`design.v`:
```
module counter_1000(clk,rst,clkout,statechange);
input clk,rst;
output clkout;
output [1:0] statechange;
reg clkout;
reg [9:0] flag1;
reg [1:0] statechange;
always @(posedge clk) 
begin   
    if(rst)
        begin
            flag1<=0;
            clkout<=1'b1;
        end
	else if(flag1<500) 
		begin
			flag1<=flag1+1;
			clkout<=1'b1;
		end 
	else if(flag1<1000)
		begin
			flag1<=flag1+1;
			clkout<=1'b0;
        end
    else if(flag1==1000)
        begin
            flag1<=0;
            clkout<=1'b1;
		end
end
always @(posedge clk)
begin 
    if(rst)
        statechange <= 0;
    else if(flag1==1000)
    begin
        if(statechange<3)
            statechange <= statechange + 1;
        else
            statechange <= 0;
    end
end
endmodule
module TrigSignal(clk_1m,rst,trig);
input clk_1m,rst;
output trig;
reg trig;
reg [16:0]flag1;
always @(posedge clk_1m) 
begin   
    if(rst)
        begin
            flag1<=0;
            trig<=1'b0;
        end
	else if(flag1<15) 
		begin
			flag1<=flag1+1;
			trig<=1'b1;
		end 
	else if(flag1<100000)
		begin
			flag1<=flag1+1;
			trig<=1'b0;
        end
    else if(flag1==100000)
        begin
            flag1<=0;
            trig<=1'b0;
		end
end
endmodule 
module PosCounter(clk_1m,rst,echo,dis_count);
input clk_1m,rst,echo;
output [19:0] dis_count;
reg [19:0] dis_count;
reg [19:0] count;
reg [19:0] countfinal;
always@(posedge clk_1m)
begin 
    if(rst)
    begin
        dis_count <= 0;
        count <= 0;
        countfinal <= 0;
    end
    else if(echo == 1'b1)
    begin
        count <= count+1;
        countfinal <= count;
    end
    else 
    begin
        dis_count <= countfinal *120 >> 6;
        count <= 0;
    end
end 
endmodule  
module Showdigit(in,LED_activating_counter,out1,out2);
input [19:0] in;
input [1:0] LED_activating_counter;
output reg [6:0] out1;
output reg [3:0] out2;
reg [3:0] outnumber;
always @(*)
begin
    case(LED_activating_counter)
    2'b00: 
    begin
        out2 = 4'b0111; 
        outnumber = (in / 10000)%10; 
    end
    2'b01: 
    begin
        out2 = 4'b1011; 
        outnumber = (in / 1000)%10; 
    end
    2'b10: 
    begin
        out2 = 4'b1101; 
        outnumber = ((in / 100)%10); 
    end
    2'b11: 
    begin
        out2 = 4'b1110; 
        outnumber = ((in / 10)%10); 
    end
    default: begin out2 = 4'b1111; outnumber = 4'b0000; end
    endcase
end
always@(*)
begin
    case(outnumber)
    4'b0000: out1 = 7'b0000001;  
    4'b0001: out1 = 7'b1001111;  
    4'b0010: out1 = 7'b0010010;  
    4'b0011: out1 = 7'b0000110;  
    4'b0100: out1 = 7'b1001100;  
    4'b0101: out1 = 7'b0100100;  
    4'b0110: out1 = 7'b0100000;  
    4'b0111: out1 = 7'b0001111;  
    4'b1000: out1 = 7'b0000000;  
    4'b1001: out1 = 7'b0000100;  
    default: out1 = 7'b0000001;  
    endcase
end
endmodule  
module Top(clk, rst, Trig, Echo, distance, sel);
input clk, rst, Echo;
output Trig;
output [6:0] distance;
output [3:0] sel;
wire [19:0] dis;
wire [1:0] state;
wire clk_1k;
counter_1000 u3(.clk(clk), .rst(rst), .clkout(clk_1k), .statechange(state));
TrigSignal u1(.clk_1m(clk), .rst(rst), .trig(Trig));
PosCounter u2(.clk_1m(clk), .rst(rst), .echo(Echo), .dis_count(dis));
Showdigit u4(.in(dis),.LED_activating_counter(state),.out1(distance[6:0]),.out2(sel[3:0]));
endmodule  
```
`run.sh`:
```
#!/bin/bash
# the make line also repeats each setting of config.mk as NAME=value (left out here)
make -C /OpenROAD-flow-scripts/flow DESIGN_CONFIG=/design/flow/config.mk WORK_HOME=/design/flow/orfs CLKGATE_MAP_FILE= finish
```
`config.mk`:
```
export PLATFORM = sky130hd
export DESIGN_NAME = Top
export DESIGN_NICKNAME = Top
export VERILOG_FILES = /design/flow/design.v
export SDC_FILE = /design/flow/constraint.sdc
export NUM_CORES = 4
export LEC_CHECK = 0
export ABC_AREA = 1
export CAP_MARGIN = 10
export CORE_ASPECT_RATIO = 0.55
export CORE_MARGIN = 2
export CORE_UTILIZATION = 72
export CTS_CLUSTER_DIAMETER = 261
export CTS_CLUSTER_SIZE = 22
export GPL_ROUTABILITY_DRIVEN = 0
export GPL_TIMING_DRIVEN = 1
export MAX_ROUTING_LAYER = met5
export PLACE_DENSITY_LB_ADDON = 0.24
export SETUP_SLACK_MARGIN = -2.0
export SLEW_MARGIN = 20
```
`constraint.sdc`:
```
create_clock -name core_clock -period 163.0 [get_ports {clk}]
set_input_delay 32.6000 -clock core_clock [delete_from_list [all_inputs] [get_ports {clk}]]
set_output_delay 32.6000 -clock core_clock [all_outputs]
set_load 0.01 [all_outputs]
```
==> impl_metrics.json, run 1 <==
{
  "logic_family": "simple AND/OR/NAND/NOR gates",
  "yosys-stat-area_sq_mm": 0.0320,
  "fmax_mhz": 9.71,
  "yosysWarningCount": 4,
  "cts_root_buffer": "clkbuf_16",
  "syn_to_final_growth_pct": 1.86,
  "synth_cell_types": 93,
  "antenna_found_initial": 0,
  "synth_adder_area_share_pct": 13.8,
  "tool_warnings": 42,
  "nFillCells": 3647,
  "status": "timing/DRC/antenna clean",
  "flop_cell": "dfxtp_1",
  "top_area_share_pct": 13.3,
  "hold_depth": 2,
  "fin_area_sq_mm": 0.0326,
  "min_from": "u2.dis_count[0]",
  "groute.usage.overall_pct": 35.4,
  "numPortBuffers": 14,
  "end_kind": "output pin",
  "worst_path_largest_cell_delay_ps": 880,
  "drc_errors": 0,
  "clk_pin_slew_ps": 70,
  "initial_core_util_pct": 72.7,
  "nets": 5459,
  "async_reset_ff_share_pct": 0,
  "critical_path.startpoint_type": "flop",
  "topCellsByArea": "nand2_1 (13%), ha_1 (12%), inv_1 (8.9%)",
  "via_per_inst": 5.77,
  "synth_area_per_cell_sq_um": 6.20,
  "syn_area_sq_mm": 0.0320,
  "grt_pass1_vias": 29000,
  "synth.most_common_cell": "nand2_1",
  "die-width_microns": 288,
  "common_cells": "nand2_1 (1,135), inv_1 (759), nor2_1 (454), nand3_1 (392), ha_1 (295)",
  "top_area_cell": "nand2_1",
  "ctsResizeCount": 0,
  "hold_ws_ps": 463,
  "hold_violations": 0,
  "fin_crit_sh_pct": 63.2,
  "clockBufferDepth": 2,
  "setup_tns_ps": 0,
  "num_antenna_cells": 0,
  "finClkSkew_ps": 12.9,
  "crit_path_end": "distance[6]",
  "required_ps": 130400,
  "tightest_slew_ps": 1010,
  "holdPathEnd": "u2.dis_count[0]",
  "ant_nets": 0,
  "grt_start_max_net_pins": 48,
  "r2r.worst_path.cells": 36,
  "post-dp-hpwl_mm": 69.0,
  "finalCriticalPeriod_ps": 102950,
  "critPathBufInv": 62,
  "firstDrtPassIters": 9,
  "cp.depth": 448,
  "crit_path_start": "u3.statechange[0]",
  "maxCapViolCount": 0,
  "setup_viol": 0,
  "dp_slack_ps": 61900,
  "slew_viol_final": 0,
  "critPathArrivalTime_ps": 70350,
  "num_io_pins": 15,
  "rsz0062_at_grt": "no",
  "hold_class": "flop to flop",
  "dpl_cell_area_sq_mm": 0.0323,
  "r2r_slack_ps": 157770,
  "r2r_start": "u2.countfinal[2]",
  "tritoncts": "built",
  "wl_per_cell_microns": 14.6,
  "crit_top_cell": "nand2_1",
  "reg2reg_to": "u2.dis_count[19]",
  "clk_latency_ps": 340,
  "ys.flops": 90,
  "fp.dieH_microns": 160,
  "synth-edff-count": 0,
  "cts_hold_buf": 0,
  "drt_iter0_drc": 4116,
  "synthSimpleGateAreaFrac_pct": 47.4,
  "drt-total-wl_mm": 83.5,
  "coreArea_sq_mm": 0.0440,
  "vias": 33000,
  "overflow": 0,
  "ys_cells": 5161,
  "cts_made_buffers": 9,
  "critPathSlowestCell": "ha_2",
  "rows": 57,
  "seq_area_sq_mm": 0.00180,
  "cp_top_family": "simple AND/OR/NAND/NOR gates",
  "fin_ws_ps": 60050,
  "critical_path_peak_fanout": 36,
  "relSlewSlack_pct": 32.5,
  "h-tree-depth": 3,
  "clock_sinks": 90,
  "combGateArea_sq_mm": 0.0262,
  "aoi_share_pct": 13.2,
  "yosys.stat.seqShare_pct": 5.63,
  "post-cts-setup-buffers": 0,
  "synthMuxAreaShare_pct": 0.0352,
  "ys_sh_xor_pct": 7.23,
  "grt_first_pass_wirelength_mm": 140,
  "synth_cells": 5161,
  "crit_type": "flop to output pin",
  "die-area_sq_mm": 0.0462
}
routing by layer:
layer,part of all wire (%),track usage [%]
met5,0,0
met4,0.65,3.63
met3,12,7.47
met2,38,48.2
met1,50,57.0
cell type report:
type,count,area share (%)
clock buffer,10,0.702
clock inverter,6,0.226
inverter,849,10.1
timing repair buffer,27,0.729
tap,590,2.26
multi-input combinational,4147,80.4
sequential,90,5.53
stage by stage:
stage,utilization (%),instances
after floorplan,-,5172
after global placement,73.4,5703
after detailed placement,73.4,5703
after CTS,74.1,5719
after global routing,74.1,5719
final,74.1,5719
==> run 2, diff against run 1 <==
- CAP_MARGIN: 10 -> 20
- CORE_ASPECT_RATIO: 0.55 -> unset
- CTS_CLUSTER_DIAMETER: 261 -> unset
- CTS_CLUSTER_SIZE: 22 -> unset
- GPL_ROUTABILITY_DRIVEN: 0 -> unset
- GPL_TIMING_DRIVEN: 1 -> unset
- MAX_ROUTING_LAYER: met5 -> unset
- PLACE_DENSITY_LB_ADDON: 0.24 -> 0.23
- SETUP_SLACK_MARGIN: -2.0 -> unset
- clock period: 163.0 -> 170.0 ns (I/O delays scaled with it)
==> impl_metrics.json, run 2 <==
{
  "syn_to_final_growth_pct": 1.85,
  "top_area_cell": "nand2_1",
  "grt_first_pass_wirelength_mm": 134,
  "synth_area_per_cell_sq_um": 6.20,
  "topCellsByArea": "nand2_1 (13%), ha_1 (12%), inv_1 (8.9%)",
  "drt_iter0_drc": 2321,
  "clk_pin_slew_ps": 70,
  "cp.depth": 454,
  "rows": 77,
  "yosysWarningCount": 4,
  "synthSimpleGateAreaFrac_pct": 47.4,
  "crit_type": "flop to output pin",
  "antenna_found_initial": 0,
  "cp_top_family": "simple AND/OR/NAND/NOR gates",
  "cts_made_buffers": 9,
  "vias": 32000,
  "setup_viol": 0,
  "flop_cell": "dfxtp_1",
  "clockBufferDepth": 2,
  "synth.most_common_cell": "nand2_1",
  "synthMuxAreaShare_pct": 0.0352,
  "synth_adder_area_share_pct": 13.8,
  "clock_sinks": 90,
  "wl_per_cell_microns": 13.5,
  "nets": 5458,
  "h-tree-depth": 3,
  "crit_path_start": "u3.statechange[0]",
  "aoi_share_pct": 13.2,
  "critical_path.startpoint_type": "flop",
  "ys_sh_xor_pct": 7.23,
  "coreArea_sq_mm": 0.0440,
  "drc_errors": 0,
  "required_ps": 136000,
  "common_cells": "nand2_1 (1,135), inv_1 (759), nor2_1 (454), nand3_1 (392), ha_1 (295)",
  "ctsResizeCount": 0,
  "setup_tns_ps": 0,
  "logic_family": "simple AND/OR/NAND/NOR gates",
  "ys.flops": 90,
  "fin_crit_sh_pct": 60.3,
  "yosys-stat-area_sq_mm": 0.0320,
  "hold_class": "flop to flop",
  "ys_cells": 5161,
  "synth_cells": 5161,
  "crit_top_cell": "nand2_1",
  "firstDrtPassIters": 6,
  "min_from": "u2.count[19]",
  "synth_cell_types": 93,
  "synth-edff-count": 0,
  "reg2reg_to": "u2.dis_count[19]",
  "overflow": 0,
  "critPathBufInv": 65,
  "r2r.worst_path.cells": 36,
  "critical_path_peak_fanout": 37,
  "top_area_share_pct": 13.3,
  "fmax_mhz": 9.75,
  "groute.usage.overall_pct": 32.9,
  "crit_path_end": "distance[2]",
  "slew_viol_final": 0,
  "die-area_sq_mm": 0.0461,
  "clk_latency_ps": 350,
  "hold_violations": 0,
  "grt_start_max_net_pins": 47,
  "rsz0062_at_grt": "no",
  "die-width_microns": 215,
  "r2r_slack_ps": 164870,
  "tool_warnings": 42,
  "num_antenna_cells": 0,
  "tritoncts": "built",
  "critPathArrivalTime_ps": 68550,
  "holdPathEnd": "u2.count[19]",
  "hold_ws_ps": 473,
  "post-dp-hpwl_mm": 63.5,
  "numPortBuffers": 14,
  "worst_path_largest_cell_delay_ps": 720,
  "drt-total-wl_mm": 77.5,
  "grt_pass1_vias": 30100,
  "finalCriticalPeriod_ps": 102550,
  "tightest_slew_ps": 926,
  "cts_hold_buf": 0,
  "maxCapViolCount": 0,
  "syn_area_sq_mm": 0.0320,
  "hold_depth": 2,
  "initial_core_util_pct": 72.7,
  "status": "timing/DRC/antenna clean",
  "relSlewSlack_pct": 38.0,
  "r2r_start": "u2.countfinal[2]",
  "gp_congestion": 0.971,
  "via_per_inst": 5.60,
  "utilization_pct": 74.0,
  "async_reset_ff_share_pct": 0,
  "finClkSkew_ps": 9.23,
  "num_io_pins": 15,
  "end_kind": "output pin",
  "critPathSlowestCell": "nor2_1",
  "yosys.stat.seqShare_pct": 5.63,
  "cts_root_buffer": "clkbuf_16",
  "ant_nets": 0,
  "fp.dieH_microns": 215,
  "post-cts-setup-buffers": 0
}
-- run 2: area by class of cell --
class / instances / area, sq um
flip-flops and latches: 90 / 1800
repair buffers: 26 / 230
multi-input cells: 4147 / 26200
inverters: 849 / 3300
fillers: 3844 / 11400
clock buffers: 12 / 246
clock inverters: 4 / 56.3
well taps: 592 / 741
-- run 2: metal layers --
metal	wire length, microns	up-vias	global-route usage [%]
li1	-	16600	-
met1	36000	14400	43.7
met2	36300	803	57.6
met3	3400	152	1.67
met4	1880	0	9.33
met5	0	-	0
-- run 2: through the flow --
stage | worst slack, ps | instance area [sq um] | std cells
final | 67450 | 32600 | 5720
after CTS | 68020 | 32600 | 5720
after global placement | 71930 | 32300 | 5704
after global routing | 59750 | 32600 | 5720
after floorplan | 73850 | 32000 | 5172
after detailed placement | 68550 | 32300 | 5704
==> run 3, diff against run 2 <==
- CTS_CLUSTER_DIAMETER: unset -> 243
- PLACE_DENSITY_LB_ADDON: 0.23 -> 0.24
- clock period: 170.0 -> 163.0 ns (I/O delays scaled with it)
==> impl_metrics.json, run 3 <==
{
  "dpl_cell_area_sq_mm": 0.0323,
  "end_kind": "output pin",
  "vias": 32000,
  "gp_congestion": 0.959,
  "grt_start_max_net_pins": 53,
  "hold_ws_ps": 448,
  "ctsResizeCount": 0,
  "synth_cells": 5161,
  "ant_nets": 0,
  "synth_cell_types": 93,
  "nFillCells": 3786,
  "critPathArrivalTime_ps": 67690,
  "reg2reg_to": "u2.dis_count[18]",
  "rsz0062_at_grt": "no",
  "crit_path_end": "distance[5]",
  "ys_sh_xor_pct": 7.23,
  "status": "timing/DRC/antenna clean",
  "hold_class": "flop to flop",
  "logic_family": "simple AND/OR/NAND/NOR gates",
  "relSlewSlack_pct": 36.2,
  "critPathBufInv": 59,
  "common_cells": "nand2_1 (1,135), inv_1 (759), nor2_1 (454), nand3_1 (392), ha_1 (295)",
  "synth.most_common_cell": "nand2_1",
  "synthMuxAreaShare_pct": 0.0352,
  "cp.depth": 439,
  "synth-edff-count": 0,
  "clk_latency_ps": 350,
  "top_area_cell": "nand2_1",
  "clock_sinks": 90,
  "r2r.worst_path.cells": 34,
  "topCellsByArea": "nand2_1 (13%), ha_1 (12%), inv_1 (8.9%)",
  "critPathSlowestCell": "nor2_1",
  "firstDrtPassIters": 7,
  "async_reset_ff_share_pct": 0,
  "nets": 5458,
  "setup_viol": 0,
  "num_antenna_cells": 0,
  "via_per_inst": 5.59,
  "clk_pin_slew_ps": 70,
  "syn_area_sq_mm": 0.0320,
  "die-width_microns": 215,
  "cts_made_buffers": 9,
  "crit_top_cell": "nand2_1",
  "top_area_share_pct": 13.3,
  "hold_depth": 2,
  "ys_cells": 5161,
  "critical_path_peak_fanout": 27,
  "drc_errors": 0,
  "holdPathEnd": "u2.dis_count[0]",
  "initial_core_util_pct": 72.7,
  "post-cts-setup-buffers": 0,
  "synth_adder_area_share_pct": 13.8,
  "h-tree-depth": 3,
  "crit_path_start": "u3.statechange[0]",
  "r2r_start": "u2.countfinal[2]",
  "aoi_share_pct": 13.2,
  "yosysWarningCount": 4,
  "cts_root_buffer": "clkbuf_16",
  "slew_viol_final": 0,
  "finClkSkew_ps": 13.0,
  "post-dp-hpwl_mm": 62.8,
  "antenna_found_initial": 0,
  "rows": 77,
  "drt-total-wl_mm": 77.1,
  "ys.flops": 90,
  "die-area_sq_mm": 0.0461,
  "synthSimpleGateAreaFrac_pct": 47.4,
  "fin_crit_sh_pct": 61.5,
  "setup_tns_ps": 0,
  "fp.dieH_microns": 215,
  "flop_cell": "dfxtp_1",
  "clockBufferDepth": 2,
  "groute.usage.overall_pct": 32.9,
  "tritoncts": "built",
  "crit_type": "flop to output pin",
  "hold_violations": 0,
  "critical_path.startpoint_type": "flop",
  "worst_path_largest_cell_delay_ps": 740,
  "yosys-stat-area_sq_mm": 0.0320,
  "finalCriticalPeriod_ps": 100290,
  "wl_per_cell_microns": 13.5,
  "required_ps": 130400,
  "maxCapViolCount": 0,
  "syn_to_final_growth_pct": 1.89,
  "synth_area_per_cell_sq_um": 6.20,
  "min_from": "u2.dis_count[0]",
  "cp_top_family": "simple AND/OR/NAND/NOR gates",
  "coreArea_sq_mm": 0.0440,
  "tool_warnings": 42,
  "grt_pass1_vias": 29700,
  "fin_area_sq_mm": 0.0326,
  "tightest_slew_ps": 953,
  "grt_first_pass_wirelength_mm": 133,
  "yosys.stat.seqShare_pct": 5.63,
  "overflow": 0,
  "numPortBuffers": 14,
  "num_io_pins": 15,
  "fmax_mhz": 9.97,
  "cts_hold_buf": 0,
  "utilization_pct": 74.1,
  "drt_iter0_drc": 2427,
  "r2r_slack_ps": 158030
}
## run 3: layout make-up
| type | instances | area, sq um | area share [%] |
|---|---|---|---|
| Timing Repair Buffer | 26 | 230 | 0.706 |
| Inverter | 849 | 3300 | 10.1 |
| Clock buffer | 11 | 233 | 0.714 |
| Clock inverter | 5 | 85.1 | 0.261 |
| Sequential cell | 90 | 1800 | 5.53 |
| Tap cell | 592 | 741 | 2.27 |
| Multi-Input combinational cell | 4147 | 26200 | 80.4 |
## run 3: layer usage
metal  track usage [%]  wire (microns)  vias up
met5                 0               0        -
met4              8.17            1650        0
met3              1.67            3300      141
met2              57.9           36100      758
met1              43.9           36000    14400
li1                  -               -    16700
## run 3: metrics by stage
| stage | setup slack, ps | cells |
|---|---|---|
| finish | 62710 | 5720 |
| floorplan | 68250 | 5172 |
| CTS | 63290 | 5720 |
| global route | 55030 | 5720 |
| global placement | 66760 | 5703 |
| detailed placement | 63790 | 5704 |
==> run 4, diff against run 3 <==
- ABC_AREA: 1 -> unset
- CAP_MARGIN: 20 -> 10
- CELL_PAD_IN_SITES_DETAIL_PLACEMENT: unset -> 0
- CELL_PAD_IN_SITES_GLOBAL_PLACEMENT: unset -> 3
- CORE_ASPECT_RATIO: unset -> 0.87
- CORE_UTILIZATION: 72 -> 61
- CTS_CLUSTER_DIAMETER: 243 -> unset
- MAX_ROUTING_LAYER: unset -> met4
- PLACE_DENSITY: unset -> 0.6
- PLACE_DENSITY_LB_ADDON: 0.24 -> unset
- SLEW_MARGIN: 20 -> 15
- clock period: 163.0 -> 1000.0 ns (I/O delays scaled with it)
==> impl_metrics.json, run 4 <==
{
  "common_cells": "nor2_1 (491), nand2_1 (324), ha_1 (295), a21oi_1 (283), nor3_1 (234)",
  "aoi_share_pct": 33.8,
  "yosys-stat-area_sq_mm": 0.0279,
  "flop_cell": "dfxtp_1",
  "top_area_share_pct": 13.2,
  "die-area_sq_mm": 0.0475,
  "syn_area_sq_mm": 0.0279,
  "die-width_microns": 233,
  "topCellsByArea": "ha_1 (13%), nor2_1 (6.6%), dfxtp_1 (6.5%)",
  "synth-edff-count": 0,
  "stop_stage": "global placement without I/O",
  "synth_adder_area_share_pct": 16.1,
  "synthSimpleGateAreaFrac_pct": 28.5,
  "fp.dieH_microns": 203,
  "synth_cells": 3991,
  "rows": 73,
  "ys_cells": 3991,
  "initial_core_util_pct": 61.4,
  "synth.most_common_cell": "nor2_1",
  "async_reset_ff_share_pct": 0,
  "ys.flops": 90,
  "yosys.stat.seqShare_pct": 6.46,
  "ys_sh_xor_pct": 6.88,
  "error": "[ERROR GPL-0301] Utilization 139.420 % exceeds 100%.",
  "coreArea_sq_mm": 0.0454,
  "synth_cell_types": 128,
  "top_area_cell": "ha_1",
  "yosysWarningCount": 4,
  "status": "stopped before the end",
  "logic_family": "AND-OR/OR-AND gates",
  "synth_area_per_cell_sq_um": 6.99,
  "synthMuxAreaShare_pct": 4.25
}
==> run 5, diff against run 4 <==
- ABC_AREA: unset -> 0
- CAP_MARGIN: 10 -> 30
- CELL_PAD_IN_SITES_DETAIL_PLACEMENT: 0 -> 1
- CELL_PAD_IN_SITES_GLOBAL_PLACEMENT: 3 -> unset
- CORE_ASPECT_RATIO: 0.87 -> 1.24
- CTS_CLUSTER_DIAMETER: unset -> 265
- CTS_CLUSTER_SIZE: unset -> 78
- GPL_ROUTABILITY_DRIVEN: unset -> 0
- GPL_TIMING_DRIVEN: unset -> 0
- HOLD_SLACK_MARGIN: unset -> 0.28
- MAX_ROUTING_LAYER: met4 -> unset
- MIN_ROUTING_LAYER: unset -> met1
- PLACE_DENSITY: 0.6 -> unset
- PLACE_DENSITY_LB_ADDON: unset -> 0.25
- SETUP_SLACK_MARGIN: unset -> 5.0
- SLEW_MARGIN: 15 -> 25
- clock period: 1000.0 -> 400.0 ns (I/O delays scaled with it)
==> impl_metrics.json, run 5 <==
{
  "post-cts-setup-buffers": 0,
  "async_reset_ff_share_pct": 0,
  "yosys-stat-area_sq_mm": 0.0279,
  "top_area_share_pct": 13.2,
  "cts_hold_buf": 0,
  "groute.usage.overall_pct": 85.6,
  "ctsResizeCount": 0,
  "rows": 87,
  "dp.cells": 4599,
  "clock_sinks": 90,
  "synth.most_common_cell": "nor2_1",
  "ys_sh_xor_pct": 6.88,
  "coreArea_sq_mm": 0.0453,
  "stop_stage": "global routing",
  "dp_slack_ps": 216120,
  "die-width_microns": 196,
  "cts_root_buffer": "clkbuf_16",
  "yosys.stat.seqShare_pct": 6.46,
  "error": "[ERROR GRT-0116] Global routing finished with congestion. Check the congestion regions in the DRC Viewer.",
  "top_area_cell": "ha_1",
  "synth_adder_area_share_pct": 16.1,
  "yosysWarningCount": 4,
  "cts_made_buffers": 9,
  "h-tree-depth": 3,
  "fp.dieH_microns": 242,
  "synth-edff-count": 0,
  "common_cells": "nor2_1 (491), nand2_1 (324), ha_1 (295), a21oi_1 (283), nor3_1 (234)",
  "synthMuxAreaShare_pct": 4.25,
  "status": "stopped before the end",
  "initial_core_util_pct": 61.6,
  "numPortBuffers": 13,
  "clockBufferDepth": 2,
  "aoi_share_pct": 33.8,
  "flop_cell": "dfxtp_1",
  "synthSimpleGateAreaFrac_pct": 28.5,
  "topCellsByArea": "ha_1 (13%), nor2_1 (6.6%), dfxtp_1 (6.5%)",
  "dpl_cell_area_sq_mm": 0.0290,
  "logic_family": "AND-OR/OR-AND gates",
  "ys_cells": 3991,
  "synth_area_per_cell_sq_um": 6.99,
  "post-dp-hpwl_mm": 105,
  "syn_area_sq_mm": 0.0279,
  "ys.flops": 90,
  "overflow": 817,
  "die-area_sq_mm": 0.0475,
  "synth_cell_types": 128,
  "num_io_pins": 15,
  "synth_cells": 3991
}
[run 5: routing by layer]
metal / GRT usage, % / GRT overflow
met2: 102 / 552
met1: 82.0 / 20
met5: 39.6 / 1
met3: 71.9 / 19
met4: 91.2 / 225
==> run 6, diff against run 5 <==
- ABC_AREA: 0 -> 1
- CAP_MARGIN: 30 -> 40
- CELL_PAD_IN_SITES_DETAIL_PLACEMENT: 1 -> unset
- CORE_ASPECT_RATIO: 1.24 -> unset
- CORE_UTILIZATION: 61 -> 72
- CTS_CLUSTER_DIAMETER: 265 -> unset
- CTS_CLUSTER_SIZE: 78 -> 13
- GPL_ROUTABILITY_DRIVEN: 0 -> unset
- GPL_TIMING_DRIVEN: 0 -> unset
- HOLD_SLACK_MARGIN: 0.28 -> unset
- MIN_ROUTING_LAYER: met1 -> unset
- PLACE_DENSITY_LB_ADDON: 0.25 -> 0.17
- SETUP_SLACK_MARGIN: 5.0 -> unset
- SLEW_MARGIN: 25 -> 20
- clock period: 400.0 -> 166.0 ns (I/O delays scaled with it)
==> impl_metrics.json, run 6 <==
{
  "end_kind": "output pin",
  "synth-edff-count": 0,
  "cts_hold_buf": 0,
  "required_ps": 132800,
  "tritoncts": "built",
  "clk_latency_ps": 350,
  "tightest_slew_ps": 793,
  "ys.flops": 90,
  "synthMuxAreaShare_pct": 0.0352,
  "cts_root_buffer": "clkbuf_16",
  "antenna_found_initial": 0,
  "setup_tns_ps": 0,
  "yosys.stat.seqShare_pct": 5.63,
  "firstDrtPassIters": 9,
  "via_per_inst": 5.59,
  "hold_depth": 2,
  "finClkSkew_ps": 10.6,
  "syn_to_final_growth_pct": 1.97,
  "top_area_share_pct": 13.3,
  "cp.depth": 449,
  "slew_viol_final": 0,
  "async_reset_ff_share_pct": 0,
  "min_from": "u2.dis_count[0]",
  "fin_crit_sh_pct": 60.6,
  "ys_cells": 5161,
  "groute.usage.overall_pct": 32.7,
  "maxCapViolCount": 0,
  "gp_congestion": 0.982,
  "setup_viol": 0,
  "crit_path_end": "distance[5]",
  "common_cells": "nand2_1 (1,135), inv_1 (759), nor2_1 (454), nand3_1 (392), ha_1 (295)",
  "dpl_cell_area_sq_mm": 0.0323,
  "stdcell_count": 5723,
  "grt_first_pass_wirelength_mm": 133,
  "cts_made_buffers": 9,
  "crit_path_start": "u3.statechange[0]",
  "reg2reg_to": "u2.dis_count[18]",
  "h-tree-depth": 3,
  "fp.dieH_microns": 215,
  "die-width_microns": 215,
  "vias": 32000,
  "nets": 5463,
  "ys_sh_xor_pct": 7.23,
  "yosysWarningCount": 4,
  "critPathSlowestCell": "clkdlybuf4s50_1",
  "r2r_slack_ps": 160950,
  "synth_adder_area_share_pct": 13.8,
  "clockBufferDepth": 2,
  "aoi_share_pct": 13.2,
  "post-dp-hpwl_mm": 63.6,
  "rsz0062_at_grt": "no",
  "synth_cells": 5161,
  "grt_start_max_net_pins": 51,
  "num_antenna_cells": 0,
  "grt_pass1_vias": 29600,
  "syn_area_sq_mm": 0.0320,
  "post-cts-setup-buffers": 0,
  "clock_sinks": 90,
  "synthSimpleGateAreaFrac_pct": 47.4,
  "crit_top_cell": "nand2_1",
  "critPathBufInv": 64,
  "critical_path_peak_fanout": 27,
  "synth_cell_types": 93,
  "r2r.worst_path.cells": 34,
  "top_area_cell": "nand2_1",
  "logic_family": "simple AND/OR/NAND/NOR gates",
  "holdPathEnd": "u2.dis_count[0]",
  "wl_per_cell_microns": 13.5,
  "critPathArrivalTime_ps": 67440,
  "hold_violations": 0,
  "crit_type": "flop to output pin",
  "synth.most_common_cell": "nand2_1",
  "clk_pin_slew_ps": 60,
  "synth_area_per_cell_sq_um": 6.20,
  "num_io_pins": 15,
  "dp.cells": 5707,
  "hold_class": "flop to flop",
  "drt-total-wl_mm": 77.0,
  "fin_area_sq_mm": 0.0326,
  "coreArea_sq_mm": 0.0440,
  "finalCriticalPeriod_ps": 100640,
  "tool_warnings": 42,
  "die-area_sq_mm": 0.0461,
  "r2r_start": "u2.countfinal[2]",
  "relSlewSlack_pct": 46.8,
  "fmax_mhz": 9.94,
  "drc_errors": 0,
  "drt_iter0_drc": 2123,
  "critical_path.startpoint_type": "flop",
  "rows": 77,
  "topCellsByArea": "nand2_1 (13%), ha_1 (12%), inv_1 (8.9%)",
  "overflow": 0,
  "numPortBuffers": 14,
  "status": "timing/DRC/antenna clean",
  "worst_path_largest_cell_delay_ps": 610,
  "flop_cell": "dfxtp_1",
  "yosys-stat-area_sq_mm": 0.0320,
  "initial_core_util_pct": 72.7,
  "ant_nets": 0,
  "ctsResizeCount": 0,
  "cp_top_family": "simple AND/OR/NAND/NOR gates"
}
==> run 6: area by class of cell <==
cell class / instances / area, sq um
multi-input combinational: 4147 / 26200
fill: 3840 / 11400
inverter: 849 / 3300
sequential: 90 / 1800
tap: 592 / 741
timing repair buffer: 31 / 320
clock buffer: 12 / 236
clock inverter: 2 / 16.3
==> run 6: metrics by stage <==
step / worst slack [ps] / hold WS, ps / util, %
after floorplan: 70650 / 417 / -
after global placement: 68250 / 430 / 73.4
after detailed placement: 65980 / 442 / 73.5
after CTS: 65360 / 455 / 74.0
after global routing: 57800 / 465 / 74.1
final: 65360 / 454 / 74.1
==> run 6: routing by layer <==
layer	share of wire [%]	wire [microns]	up-vias	GRT usage, %
met2	46	35800	762	56.7
met3	4.5	3470	140	1.63
met5	0	0	-	0
met1	47	36100	14400	44.0
li1	-	-	16700	-
met4	2.2	1660	0	8.80
==> run 7, diff against run 6 <==
- ABC_AREA: 1 -> unset
- CAP_MARGIN: 40 -> 20
- CORE_UTILIZATION: 72 -> 68
- CTS_CLUSTER_DIAMETER: unset -> 41
- CTS_CLUSTER_SIZE: 13 -> unset
- PLACE_DENSITY_LB_ADDON: 0.17 -> unset
- clock period: 166.0 -> 756.0 ns (I/O delays scaled with it)
==> impl_metrics.json, run 7 <==
{
  "status": "timing/DRC/antenna clean",
  "holdPathEnd": "u1.flag1[16]",
  "clk_pin_slew_ps": 60,
  "logic_family": "AND-OR/OR-AND gates",
  "die-area_sq_mm": 0.0427,
  "die-width_microns": 207,
  "dp.cells": 4426,
  "grt_start_max_net_pins": 68,
  "required_ps": 604800,
  "hold_ws_ps": 508,
  "tool_warnings": 44,
  "yosysWarningCount": 4,
  "syn_to_final_growth_pct": 2.76,
  "flop_cell": "dfxtp_1",
  "cts_root_buffer": "clkbuf_16",
  "async_reset_ff_share_pct": 0,
  "crit_path_end": "distance[2]",
  "post-cts-setup-buffers": 0,
  "coreArea_sq_mm": 0.0406,
  "yosys-stat-area_sq_mm": 0.0279,
  "post-dp-hpwl_mm": 62.6,
  "cp.depth": 375,
  "top_area_cell": "ha_1",
  "hold_class": "flop to flop",
  "dpl_cell_area_sq_mm": 0.0283,
  "wl_per_cell_microns": 18.3,
  "tritoncts": "built",
  "h-tree-depth": 3,
  "setup_tns_ps": 0,
  "drc_errors": 0,
  "synth_area_per_cell_sq_um": 6.99,
  "combGateArea_sq_mm": 0.0250,
  "rsz0062_at_grt": "no",
  "critPathArrivalTime_ps": 93170,
  "worst_path_largest_cell_delay_ps": 860,
  "end_kind": "output pin",
  "yosys.stat.seqShare_pct": 6.46,
  "drt-total-wl_mm": 81.5,
  "grt_pass1_vias": 29200,
  "synth-edff-count": 0,
  "ys.flops": 90,
  "topCellsByArea": "ha_1 (13%), nor2_1 (6.6%), dfxtp_1 (6.5%)",
  "clock_sinks": 90,
  "crit_top_cell": "o21a_1",
  "stdcell_count": 4444,
  "tightest_slew_ps": 1110,
  "cts_hold_buf": 0,
  "num_io_pins": 15,
  "critPathSlowestCell": "or4_1",
  "seq_area_sq_mm": 0.00180,
  "drt_iter0_drc": 3120,
  "finalCriticalPeriod_ps": 244370,
  "synthMuxAreaShare_pct": 4.25,
  "common_cells": "nor2_1 (491), nand2_1 (324), ha_1 (295), a21oi_1 (283), nor3_1 (234)",
  "fmax_mhz": 4.09,
  "synth_cell_types": 128,
  "gp_congestion": 0.984,
  "maxCapViolCount": 0,
  "critical_path.startpoint_type": "flop",
  "rows": 74,
  "num_antenna_cells": 0,
  "clk_latency_ps": 340,
  "clockBufferDepth": 2,
  "aoi_share_pct": 33.8,
  "r2r_slack_ps": 750420,
  "nFillCells": 3476,
  "vias": 31100,
  "setup_viol": 0,
  "groute.usage.overall_pct": 36.9,
  "cts_made_buffers": 9,
  "crit_type": "flop to output pin",
  "hold_depth": 2,
  "synth_cells": 3991,
  "ant_nets": 0,
  "ctsResizeCount": 0,
  "synthSimpleGateAreaFrac_pct": 28.5,
  "overflow": 0,
  "r2r.worst_path.cells": 27,
  "fp.dieH_microns": 207,
  "antenna_found_initial": 0,
  "finClkSkew_ps": 6.31,
  "critical_path_peak_fanout": 62,
  "slew_viol_final": 0,
  "ys_cells": 3991,
  "reg2reg_to": "u2.dis_count[19]",
  "numPortBuffers": 14,
  "top_area_share_pct": 13.2,
  "firstDrtPassIters": 8,
  "synth_adder_area_share_pct": 16.1,
  "fin_area_sq_mm": 0.0287,
  "syn_area_sq_mm": 0.0279,
  "crit_path_start": "u3.statechange[0]",
  "nets": 4242,
  "hold_violations": 0,
  "r2r_start": "u2.countfinal[2]",
  "via_per_inst": 6.99,
  "critPathBufInv": 22,
  "synth.most_common_cell": "nor2_1",
  "min_from": "u1.flag1[16]",
  "ys_sh_xor_pct": 6.88,
  "fin_crit_sh_pct": 32.3,
  "cp_top_family": "AND-OR/OR-AND gates",
  "initial_core_util_pct": 68.6,
  "grt_first_pass_wirelength_mm": 136,
  "relSlewSlack_pct": 26.3
}
==> run 7: cell type report <==
type,count,area share (%)
Clock inverter,7,0.323
Timing Repair Buffer,40,1.13
Sequential cell,90,6.29
Tap cell,532,2.32
Inverter,139,1.82
Clock buffer,9,0.786
Multi-Input combinational cell,3627,87.3
==> run 7: per-stage QoR <==
stage	utilization (%)	setup WS, ps
floorplan	-	523940
global placement	69.7	518030
detailed placement	69.7	514250
CTS	70.5	513450
global route	70.5	504910
finish	70.5	511640
==> run 7: layer usage <==
metal  up-vias  wire, microns  GRT usage (%)
met5         -              0              0
met4         0           2300           12.0
met3       241           5690           3.45
met2      1359          38500           64.6
met1     14500          35100           47.6
li1      14900              -              -
==> run 8, diff against run 7 <==
- CORE_ASPECT_RATIO: unset -> 0.5
- CORE_MARGIN: 2 -> 9
- CORE_UTILIZATION: 68 -> 40
- CTS_CLUSTER_DIAMETER: 41 -> 382
- CTS_CLUSTER_SIZE: unset -> 98
- TNS_END_PERCENT: unset -> 20
- clock period: 756.0 -> 1000.0 ns (I/O delays scaled with it)
==> impl_metrics.json, run 8 <==
{
  "async_reset_ff_share_pct": 0,
  "wl_per_cell_microns": 16.4,
  "synth_cells": 3991,
  "num_io_pins": 15,
  "top_area_cell": "ha_1",
  "cts_made_buffers": 9,
  "stdcell_count": 4849,
  "cts_root_buffer": "clkbuf_16",
  "grt_first_pass_wirelength_mm": 132,
  "yosysWarningCount": 4,
  "fin_crit_sh_pct": 29.2,
  "rsz0062_at_grt": "no",
  "overflow": 0,
  "drt_iter0_drc": 2039,
  "r2r_slack_ps": 994610,
  "clk_pin_slew_ps": 60,
  "required_ps": 800000,
  "crit_path_end": "distance[2]",
  "synth_adder_area_share_pct": 16.1,
  "ys.flops": 90,
  "maxCapViolCount": 0,
  "h-tree-depth": 3,
  "tightest_slew_ps": 1060,
  "critPathSlowestCell": "or4_1",
  "hold_ws_ps": 474,
  "relSlewSlack_pct": 29.0,
  "syn_area_sq_mm": 0.0279,
  "cp_top_family": "AND-OR/OR-AND gates",
  "synthSimpleGateAreaFrac_pct": 28.5,
  "slew_viol_final": 0,
  "end_kind": "output pin",
  "die-area_sq_mm": 0.0801,
  "crit_path_start": "u3.statechange[0]",
  "holdPathEnd": "u2.count[0]",
  "die-width_microns": 391,
  "firstDrtPassIters": 5,
  "top_area_share_pct": 13.2,
  "rows": 67,
  "hold_depth": 1,
  "clockBufferDepth": 2,
  "grt_start_max_net_pins": 68,
  "yosys-stat-area_sq_mm": 0.0279,
  "r2r.worst_path.cells": 27,
  "topCellsByArea": "ha_1 (13%), nor2_1 (6.6%), dfxtp_1 (6.5%)",
  "finClkSkew_ps": 7.47,
  "tritoncts": "built",
  "ys_cells": 3991,
  "seq_area_sq_mm": 0.00180,
  "critical_path_peak_fanout": 63,
  "combGateArea_sq_mm": 0.0250,
  "coreArea_sq_mm": 0.0680,
  "initial_core_util_pct": 41.0,
  "numPortBuffers": 14,
  "min_from": "u2.count[0]",
  "tool_warnings": 42,
  "critPathBufInv": 26,
  "setup_tns_ps": 0,
  "nFillCells": 6954,
  "grt_pass1_vias": 26600,
  "nets": 4247,
  "ctsResizeCount": 0,
  "flop_cell": "dfxtp_1",
  "syn_to_final_growth_pct": 4.79,
  "logic_family": "AND-OR/OR-AND gates",
  "common_cells": "nor2_1 (491), nand2_1 (324), ha_1 (295), a21oi_1 (283), nor3_1 (234)",
  "synth_cell_types": 128,
  "antenna_found_initial": 0,
  "finalCriticalPeriod_ps": 292150,
  "ant_nets": 0,
  "cts_hold_buf": 0,
  "critical_path.startpoint_type": "flop",
  "clk_latency_ps": 350,
  "clock_sinks": 90,
  "groute.usage.overall_pct": 18.7,
  "synth-edff-count": 0,
  "hold_class": "flop to flop",
  "gp_congestion": 0.898,
  "via_per_inst": 6.10,
  "crit_type": "flop to output pin",
  "setup_viol": 0,
  "post-cts-setup-buffers": 0,
  "synth.most_common_cell": "nor2_1",
  "synth_area_per_cell_sq_um": 6.99,
  "synthMuxAreaShare_pct": 4.25,
  "fmax_mhz": 3.42,
  "reg2reg_to": "u2.dis_count[19]",
  "aoi_share_pct": 33.8,
  "vias": 29600,
  "fp.dieH_microns": 205,
  "crit_top_cell": "o21a_1",
  "worst_path_largest_cell_delay_ps": 870,
  "r2r_start": "u2.countfinal[2]",
  "cp.depth": 381,
  "hold_violations": 0,
  "post-dp-hpwl_mm": 62.8,
  "dp.cells": 4829,
  "yosys.stat.seqShare_pct": 6.46,
  "status": "timing/DRC/antenna clean",
  "drt-total-wl_mm": 79.6,
  "critPathArrivalTime_ps": 92150,
  "drc_errors": 0,
  "ys_sh_xor_pct": 6.88
}
[run 8: area by class of cell]
cell class / count / area share (%)
clock buffer: 10 / 0.818
multi-input combinational: 3627 / 85.6
tap: 931 / 3.99
antenna: 1 / 0.00856
inverter: 139 / 1.79
sequential: 90 / 6.16
timing repair buffer: 45 / 1.23
clock inverter: 6 / 0.390
[run 8: through the flow]
stage | cell area, sq um | util (%) | setup slack [ps]
6_report | 29200 | 43.0 | 707850
5_1_grt | 29200 | 43.0 | 699340
4_1_cts | 29200 | 43.0 | 708590
3_5_place_dp | 28900 | 42.4 | 709340
3_3_place_gp | 28900 | 42.4 | 711810
2_1_floorplan | 27900 | - | 719140
[run 8: layer usage]
metal  vias up  wire length, microns  track usage, %
li1      15000                     -               -
met1     13800                 40100            26.8
met2       689                 34900            30.5
met3       100                  3270            1.34
met4         0                  1320            3.70
met5         -                     0               0
==> run 9, diff against run 8 <==
- CORE_ASPECT_RATIO: 0.5 -> unset
- CORE_MARGIN: 9 -> 2
- CORE_UTILIZATION: 40 -> 72
- CTS_CLUSTER_DIAMETER: 382 -> unset
- CTS_CLUSTER_SIZE: 98 -> unset
- PLACE_DENSITY: unset -> 0.66
- TNS_END_PERCENT: 20 -> unset
- clock period: 1000.0 -> 279.0 ns (I/O delays scaled with it)
==> impl_metrics.json, run 9 <==
{
  "die-area_sq_mm": 0.0403,
  "coreArea_sq_mm": 0.0385,
  "synth_area_per_cell_sq_um": 6.99,
  "clock_sinks": 90,
  "flop_cell": "dfxtp_1",
  "relSlewSlack_pct": 29.7,
  "critical_path.startpoint_type": "flop",
  "rows": 72,
  "yosys.stat.seqShare_pct": 6.46,
  "crit_top_cell": "o21a_1",
  "rsz0062_at_grt": "no",
  "common_cells": "nor2_1 (491), nand2_1 (324), ha_1 (295), a21oi_1 (283), nor3_1 (234)",
  "synth_cells": 3991,
  "synthSimpleGateAreaFrac_pct": 28.5,
  "required_ps": 223200,
  "cp.depth": 375,
  "ys_cells": 3991,
  "synth.most_common_cell": "nor2_1",
  "setup_viol": 0,
  "via_per_inst": 7.10,
  "cts_hold_buf": 0,
  "fin_crit_sh_pct": 53.4,
  "finalCriticalPeriod_ps": 149110,
  "clk_latency_ps": 340,
  "reg2reg_to": "u2.dis_count[19]",
  "clk_pin_slew_ps": 70,
  "topCellsByArea": "ha_1 (13%), nor2_1 (6.6%), dfxtp_1 (6.5%)",
  "synthMuxAreaShare_pct": 4.25,
  "tightest_slew_ps": 1050,
  "cp_top_family": "AND-OR/OR-AND gates",
  "antenna_found_initial": 0,
  "top_area_cell": "ha_1",
  "wl_per_cell_microns": 18.5,
  "r2r_slack_ps": 273340,
  "nets": 4244,
  "drc_errors": 0,
  "crit_type": "flop to output pin",
  "fp.dieH_microns": 201,
  "yosysWarningCount": 4,
  "firstDrtPassIters": 13,
  "r2r.worst_path.cells": 27,
  "groute.usage.overall_pct": 39.0,
  "r2r_start": "u2.countfinal[2]",
  "numPortBuffers": 14,
  "worst_path_largest_cell_delay_ps": 870,
  "gp_congestion": 0.977,
  "num_antenna_cells": 0,
  "crit_path_start": "u3.statechange[0]",
  "min_from": "u2.count[0]",
  "initial_core_util_pct": 72.5,
  "post-cts-setup-buffers": 0,
  "end_kind": "output pin",
  "syn_to_final_growth_pct": 2.70,
  "drt_iter0_drc": 3165,
  "fmax_mhz": 6.71,
  "tool_warnings": 44,
  "ant_nets": 0,
  "cts_root_buffer": "clkbuf_16",
  "ys_sh_xor_pct": 6.88,
  "status": "timing/DRC/antenna clean",
  "post-dp-hpwl_mm": 62.7,
  "holdPathEnd": "u2.count[0]",
  "grt_first_pass_wirelength_mm": 138,
  "maxCapViolCount": 0,
  "grt_start_max_net_pins": 68,
  "critPathBufInv": 24,
  "slew_viol_final": 0,
  "clockBufferDepth": 2,
  "top_area_share_pct": 13.2,
  "synth_cell_types": 128,
  "hold_depth": 1,
  "syn_area_sq_mm": 0.0279,
  "vias": 31500,
  "critPathSlowestCell": "or4_1",
  "synth-edff-count": 0,
  "tritoncts": "built",
  "synth_adder_area_share_pct": 16.1,
  "hold_violations": 0,
  "hold_class": "flop to flop",
  "async_reset_ff_share_pct": 0,
  "num_io_pins": 15,
  "ctsResizeCount": 0,
  "ys.flops": 90,
  "logic_family": "AND-OR/OR-AND gates",
  "critPathArrivalTime_ps": 93310,
  "aoi_share_pct": 33.8,
  "finClkSkew_ps": 8.76,
  "overflow": 0,
  "critical_path_peak_fanout": 34,
  "yosys-stat-area_sq_mm": 0.0279,
  "die-width_microns": 201,
  "cts_made_buffers": 9,
  "setup_tns_ps": 0,
  "grt_pass1_vias": 29700,
  "drt-total-wl_mm": 82.1,
  "utilization_pct": 74.5,
  "h-tree-depth": 3,
  "crit_path_end": "distance[6]"
}
[run 9: final cells by class]
class | instances | area, sq um
Multi-Input combinational cell | 3627 | 25000
Clock buffer | 9 | 225
Fill cell | 3190 | 9820
Tap cell | 518 | 648
Clock inverter | 7 | 77.6
Inverter | 139 | 523
Sequential cell | 90 | 1800
Timing Repair Buffer | 42 | 335
[run 9: metrics by stage]
stage                     setup slack (ps)  instance area (sq um)  cells  hold slack [ps]
after floorplan                     142340                  27900   4002              425
after global placement              136290                  28300   4414              447
after detailed placement            132660                  28300   4414              469
after CTS                           131840                  28600   4430              482
after global routing                122630                  28600   4432              499
final                               129890                  28600   4432              480
[run 9: layer usage]
| metal | wire [microns] | vias to the layer above | global-route usage (%) |
|---|---|---|---|
| met5 | 0 | - | 0 |
| li1 | - | 14900 | - |
| met1 | 34800 | 14800 | 50.3 |
| met3 | 6100 | 277 | 3.99 |
| met4 | 2460 | 0 | 13.8 |
| met2 | 38800 | 1472 | 67.5 |
==> run 10, diff against run 9 <==
- CAP_MARGIN: 20 -> 5
- CORE_UTILIZATION: 72 -> 69
- CTS_CLUSTER_DIAMETER: unset -> 374
- CTS_CLUSTER_SIZE: unset -> 39
- PLACE_DENSITY: 0.66 -> 0.6
- clock period: 279.0 -> 903.0 ns (I/O delays scaled with it)
==> impl_metrics.json, run 10 <==
{
  "fin_crit_sh_pct": 30.3,
  "nFillCells": 3344,
  "hold_class": "flop to flop",
  "setup_viol": 0,
  "grt_first_pass_wirelength_mm": 136,
  "synth-edff-count": 0,
  "die-area_sq_mm": 0.0421,
  "common_cells": "nor2_1 (491), nand2_1 (324), ha_1 (295), a21oi_1 (283), nor3_1 (234)",
  "ant_nets": 0,
  "fmax_mhz": 3.65,
  "relSlewSlack_pct": 17.1,
  "finClkSkew_ps": 9.26,
  "yosys-stat-area_sq_mm": 0.0279,
  "setup_tns_ps": 0,
  "worst_path_largest_cell_delay_ps": 880,
  "coreArea_sq_mm": 0.0398,
  "syn_to_final_growth_pct": 2.65,
  "tool_warnings": 44,
  "ys_cells": 3991,
  "r2r.worst_path.cells": 27,
  "numPortBuffers": 14,
  "end_kind": "output pin",
  "cts_made_buffers": 9,
  "yosysWarningCount": 4,
  "hold_depth": 2,
  "yosys.stat.seqShare_pct": 6.46,
  "synthSimpleGateAreaFrac_pct": 28.5,
  "fp.dieH_microns": 205,
  "syn_area_sq_mm": 0.0279,
  "h-tree-depth": 3,
  "clk_latency_ps": 340,
  "vias": 31000,
  "tightest_slew_ps": 1240,
  "ctsResizeCount": 0,
  "drc_errors": 0,
  "cp.depth": 374,
  "firstDrtPassIters": 6,
  "dp.cells": 4419,
  "aoi_share_pct": 33.8,
  "wl_per_cell_microns": 18.5,
  "post-dp-hpwl_mm": 63.3,
  "critPathSlowestCell": "or4_1",
  "nets": 4241,
  "stdcell_count": 4436,
  "finalCriticalPeriod_ps": 273840,
  "ys_sh_xor_pct": 6.88,
  "via_per_inst": 7.00,
  "critPathBufInv": 23,
  "synth_area_per_cell_sq_um": 6.99,
  "critical_path_peak_fanout": 35,
  "logic_family": "AND-OR/OR-AND gates",
  "cp_top_family": "AND-OR/OR-AND gates",
  "die-width_microns": 205,
  "gp_congestion": 1.00,
  "min_from": "u1.flag1[16]",
  "clock_sinks": 90,
  "synth_adder_area_share_pct": 16.1,
  "async_reset_ff_share_pct": 0,
  "hold_violations": 0,
  "r2r_start": "u2.countfinal[2]",
  "r2r_slack_ps": 897240,
  "overflow": 0,
  "crit_type": "flop to output pin",
  "synthMuxAreaShare_pct": 4.25,
  "top_area_share_pct": 13.2,
  "grt_start_max_net_pins": 68,
  "rsz0062_at_grt": "no",
  "num_antenna_cells": 0,
  "top_area_cell": "ha_1",
  "crit_path_start": "u3.statechange[0]",
  "post-cts-setup-buffers": 0,
  "topCellsByArea": "ha_1 (13%), nor2_1 (6.6%), dfxtp_1 (6.5%)",
  "required_ps": 722400,
  "holdPathEnd": "u1.flag1[16]",
  "antenna_found_initial": 0,
  "num_io_pins": 15,
  "slew_viol_final": 0,
  "rows": 73,
  "drt-total-wl_mm": 82.1,
  "ys.flops": 90,
  "crit_top_cell": "o21a_1",
  "groute.usage.overall_pct": 37.5,
  "grt_pass1_vias": 29100,
  "crit_path_end": "distance[2]",
  "initial_core_util_pct": 70.0,
  "drt_iter0_drc": 2866,
  "synth.most_common_cell": "nor2_1",
  "reg2reg_to": "u2.dis_count[19]",
  "tritoncts": "built",
  "cts_hold_buf": 0,
  "status": "timing/DRC/antenna clean",
  "critPathArrivalTime_ps": 93230,
  "synth_cells": 3991,
  "synth_cell_types": 128,
  "clockBufferDepth": 2,
  "maxCapViolCount": 0,
  "cts_root_buffer": "clkbuf_16",
  "clk_pin_slew_ps": 70,
  "flop_cell": "dfxtp_1",
  "critical_path.startpoint_type": "flop"
}
==> run 10: metal layers <==
| layer | track usage, % | vias to the layer above | share of wire [%] |
|---|---|---|---|
| li1 | - | 14900 | - |
| met5 | 0 | - | 0 |
| met2 | 66.1 | 1339 | 47 |
| met3 | 3.82 | 284 | 6.6 |
| met4 | 13.2 | 0 | 3.2 |
| met1 | 47.3 | 14500 | 43 |
==> run 10: layout make-up <==
type | instances | area, sq um | area share (%)
multi-input combinational | 3627 | 25000 | 87.4
sequential | 90 | 1800 | 6.29
tap | 525 | 657 | 2.29
inverter | 139 | 523 | 1.83
timing repair buffer | 39 | 315 | 1.10
clock buffer | 9 | 225 | 0.787
clock inverter | 7 | 77.6 | 0.271
==> run 10: metrics by stage <==
step | hold WS (ps) | setup slack, ps | utilization [%] | cell area, sq um
CTS | 514 | 630890 | 71.9 | 28600
floorplan | 425 | 641540 | - | 27900
detailed placement | 498 | 631590 | 71.1 | 28300
finish | 523 | 629170 | 71.9 | 28600
global placement | 452 | 635550 | 71.1 | 28300
global route | 533 | 621810 | 71.9 | 28600
==> run 11, diff against run 10 <==
- ABC_AREA: unset -> 1
- CAP_MARGIN: 5 -> 35
- CORE_UTILIZATION: 69 -> 72
- CTS_CLUSTER_DIAMETER: 374 -> 191
- CTS_CLUSTER_SIZE: 39 -> 13
- GPL_ROUTABILITY_DRIVEN: unset -> 0
- PLACE_DENSITY: 0.6 -> unset
- PLACE_DENSITY_LB_ADDON: unset -> 0.28
- SLEW_MARGIN: 20 -> 35
- clock period: 903.0 -> 163.0 ns (I/O delays scaled with it)
==> impl_metrics.json, run 11 <==
{
  "cts_hold_buf": 0,
  "slew_viol_final": 0,
  "synth_cells": 5161,
  "topCellsByArea": "nand2_1 (13%), ha_1 (12%), inv_1 (8.9%)",
  "num_antenna_cells": 0,
  "common_cells": "nand2_1 (1,135), inv_1 (759), nor2_1 (454), nand3_1 (392), ha_1 (295)",
  "synthSimpleGateAreaFrac_pct": 47.4,
  "synth_adder_area_share_pct": 13.8,
  "fmax_mhz": 9.92,
  "required_ps": 130400,
  "tool_warnings": 42,
  "top_layer_used": "met4",
  "critical_path_peak_fanout": 36,
  "tritoncts": "built",
  "die-area_sq_mm": 0.0461,
  "ys_sh_xor_pct": 7.23,
  "aoi_share_pct": 13.2,
  "fp.dieH_microns": 215,
  "crit_type": "flop to output pin",
  "synth_area_per_cell_sq_um": 6.20,
  "hold_ws_ps": 461,
  "coreArea_sq_mm": 0.0440,
  "yosys.stat.seqShare_pct": 5.63,
  "ant_nets": 0,
  "hold_violations": 0,
  "synth_cell_types": 93,
  "synth.most_common_cell": "nand2_1",
  "die-width_microns": 215,
  "flop_cell": "dfxtp_1",
  "worst_path_largest_cell_delay_ps": 650,
  "critPathSlowestCell": "nor2_1",
  "h-tree-depth": 3,
  "grt_start_max_net_pins": 54,
  "fin_crit_sh_pct": 61.9,
  "crit_top_cell": "nand2_1",
  "num_io_pins": 15,
  "hold_depth": 1,
  "rows": 77,
  "top_area_cell": "nand2_1",
  "grt_first_pass_wirelength_mm": 133,
  "overflow": 0,
  "post-dp-hpwl_mm": 63.1,
  "clock_sinks": 90,
  "r2r.worst_path.cells": 36,
  "vias": 32200,
  "status": "timing/DRC/antenna clean",
  "synth-edff-count": 0,
  "dp.cells": 5704,
  "cp_top_family": "simple AND/OR/NAND/NOR gates",
  "critPathBufInv": 62,
  "ctsResizeCount": 0,
  "syn_to_final_growth_pct": 1.84,
  "crit_path_end": "distance[6]",
  "critPathArrivalTime_ps": 68230,
  "tightest_slew_ps": 873,
  "min_from": "u2.count[0]",
  "wl_per_cell_microns": 13.4,
  "drc_errors": 0,
  "groute.usage.overall_pct": 32.6,
  "post-cts-setup-buffers": 0,
  "firstDrtPassIters": 6,
  "stdcell_count": 5720,
  "rsz0062_at_grt": "no",
  "met3WireLength_mm": 3.80,
  "end_kind": "output pin",
  "holdPathEnd": "u2.count[0]",
  "yosysWarningCount": 4,
  "cp.depth": 449,
  "setup_tns_ps": 0,
  "ys_cells": 5161,
  "r2r_slack_ps": 157870,
  "initial_core_util_pct": 72.7,
  "via_per_inst": 5.63,
  "finClkSkew_ps": 9.52,
  "syn_area_sq_mm": 0.0320,
  "cts_root_buffer": "clkbuf_16",
  "cts_made_buffers": 9,
  "top_area_share_pct": 13.3,
  "clk_latency_ps": 350,
  "antenna_found_initial": 0,
  "finalCriticalPeriod_ps": 100830,
  "clk_pin_slew_ps": 70,
  "r2r_start": "u2.countfinal[2]",
  "nets": 5458,
  "drt-total-wl_mm": 76.8,
  "critical_path.startpoint_type": "flop",
  "wl_met1_mm": 35.3,
  "reg2reg_to": "u2.dis_count[19]",
  "maxCapViolCount": 0,
  "clockBufferDepth": 2,
  "setup_viol": 0,
  "synthMuxAreaShare_pct": 0.0352,
  "wl_met2_mm": 35.7,
  "relSlewSlack_pct": 41.8,
  "async_reset_ff_share_pct": 0,
  "numPortBuffers": 14,
  "crit_path_start": "u3.statechange[0]",
  "grt_pass1_vias": 30000,
  "yosys-stat-area_sq_mm": 0.0320,
  "hold_class": "flop to flop",
  "drt_iter0_drc": 2312,
  "ys.flops": 90,
  "logic_family": "simple AND/OR/NAND/NOR gates"
}
==> run 11: area by class of cell <==
class | count | area, sq um
Clock buffer | 11 | 243
Clock inverter | 5 | 36.3
Fill cell | 3827 | 11400
Inverter | 849 | 3300
Multi-Input combinational cell | 4147 | 26200
Sequential cell | 90 | 1800
Tap cell | 592 | 741
Timing Repair Buffer | 26 | 230
==> run 11: layer usage <==
layer / up-vias / global-route usage, %
li1: 16600 / -
met1: 14500 / 43.0
met2: 919 / 57.2
met3: 155 / 1.77
met4: 0 / 9.26
met5: - / 0
==> run 11: stage by stage <==
step                setup WS [ps]  cell area (sq um)  utilization (%)
floorplan                   68250              32000                -
global placement            66220              32300             73.3
detailed placement          63040              32300             73.3
CTS                         62530              32600             74.0
global route                54440              32600             74.0
finish                      62170              32600             74.0
==> run 12, diff against run 11 <==
- CAP_MARGIN: 35 -> 40
- CTS_CLUSTER_DIAMETER: 191 -> 214
- GPL_ROUTABILITY_DRIVEN: 0 -> unset
- HOLD_SLACK_MARGIN: unset -> 0.29
- SLEW_MARGIN: 35 -> 20
==> impl_metrics.json, run 12 <==
{
  "status": "timing/DRC/antenna clean",
  "cp.depth": 453,
  "wl_per_cell_microns": 13.6,
  "dp.cells": 5705,
  "r2r_start": "u2.countfinal[2]",
  "crit_top_cell": "nand2_1",
  "finalCriticalPeriod_ps": 99880,
  "clk_latency_ps": 350,
  "yosysWarningCount": 4,
  "yosys-stat-area_sq_mm": 0.0320,
  "flop_cell": "dfxtp_1",
  "synth.most_common_cell": "nand2_1",
  "groute.usage.overall_pct": 33.3,
  "syn_to_final_growth_pct": 1.95,
  "hold_depth": 1,
  "synth_cell_types": 93,
  "cts_hold_buf": 0,
  "synth_area_per_cell_sq_um": 6.20,
  "post-cts-setup-buffers": 0,
  "tritoncts": "built",
  "cp_top_family": "simple AND/OR/NAND/NOR gates",
  "post-dp-hpwl_mm": 63.6,
  "fp.dieH_microns": 215,
  "fmax_mhz": 10.0,
  "antenna_found_initial": 0,
  "num_io_pins": 15,
  "topCellsByArea": "nand2_1 (13%), ha_1 (12%), inv_1 (8.9%)",
  "rsz0062_at_grt": "no",
  "drc_errors": 0,
  "nFillCells": 3779,
  "finClkSkew_ps": 14.3,
  "crit_type": "flop to output pin",
  "maxCapViolCount": 0,
  "logic_family": "simple AND/OR/NAND/NOR gates",
  "synthMuxAreaShare_pct": 0.0352,
  "grt_first_pass_wirelength_mm": 135,
  "h-tree-depth": 3,
  "fin_crit_sh_pct": 61.3,
  "r2r_slack_ps": 157770,
  "ys_cells": 5161,
  "setup_tns_ps": 0,
  "critPathBufInv": 68,
  "top_area_cell": "nand2_1",
  "synthSimpleGateAreaFrac_pct": 47.4,
  "async_reset_ff_share_pct": 0,
  "ant_nets": 0,
  "ys_sh_xor_pct": 7.23,
  "firstDrtPassIters": 7,
  "hold_violations": 0,
  "critPathArrivalTime_ps": 67280,
  "critPathSlowestCell": "nor2_2",
  "overflow": 0,
  "initial_core_util_pct": 72.7,
  "setup_viol": 0,
  "die-width_microns": 215,
  "slew_viol_final": 0,
  "synth-edff-count": 0,
  "holdPathEnd": "u2.count[0]",
  "clk_pin_slew_ps": 70,
  "drt-total-wl_mm": 77.7,
  "tool_warnings": 42,
  "top_area_share_pct": 13.3,
  "grt_pass1_vias": 30300,
  "reg2reg_to": "u2.dis_count[19]",
  "clockBufferDepth": 2,
  "gp_congestion": 0.978,
  "grt_start_max_net_pins": 49,
  "num_antenna_cells": 0,
  "ctsResizeCount": 0,
  "crit_path_end": "distance[6]",
  "syn_area_sq_mm": 0.0320,
  "synth_cells": 5161,
  "synth_adder_area_share_pct": 13.8,
  "r2r.worst_path.cells": 36,
  "coreArea_sq_mm": 0.0440,
  "worst_path_largest_cell_delay_ps": 510,
  "cts_root_buffer": "clkbuf_16",
  "utilization_pct": 74.1,
  "clock_sinks": 90,
  "critical_path_peak_fanout": 31,
  "common_cells": "nand2_1 (1,135), inv_1 (759), nor2_1 (454), nand3_1 (392), ha_1 (295)",
  "cts_made_buffers": 9,
  "nets": 5461,
  "ys.flops": 90,
  "yosys.stat.seqShare_pct": 5.63,
  "drt_iter0_drc": 2287,
  "vias": 32200,
  "end_kind": "output pin",
  "required_ps": 130400,
  "relSlewSlack_pct": 47.2,
  "aoi_share_pct": 13.2,
  "hold_class": "flop to flop",
  "via_per_inst": 5.63,
  "rows": 77,
  "die-area_sq_mm": 0.0461,
  "stdcell_count": 5723,
  "critical_path.startpoint_type": "flop",
  "min_from": "u2.count[0]",
  "crit_path_start": "u3.statechange[0]",
  "tightest_slew_ps": 792,
  "numPortBuffers": 14
}
[run 12: layout make-up]
type                    instances  area, sq um  area share, %
inverters                     849         3300           10.1
clock inverters                 5         36.3          0.111
repair buffers                 29          289          0.886
multi-input cells            4147        26200           80.3
well taps                     592          741           2.27
clock buffers                  11          243          0.744
flip-flops and latches         90         1800           5.52
[run 12: routing by layer]
layer / track usage [%] / part of all wire [%] / vias up
met2: 58.6 / 47 / 852
met1: 43.6 / 46 / 14600
li1: - / - / 16700
met5: 0 / 0 / -
met4: 9.47 / 2.4 / 0
met3: 2.39 / 4.8 / 168
[run 12: through the flow]
step | worst slack, ps | area (sq um) | hold slack (ps)
after floorplan | 68250 | 32000 | 417
after global placement | 66220 | 32300 | 429
after detailed placement | 63320 | 32300 | 439
after CTS | 62770 | 32600 | 453
after global routing | 55930 | 32600 | 472
final | 63120 | 32600 | 451
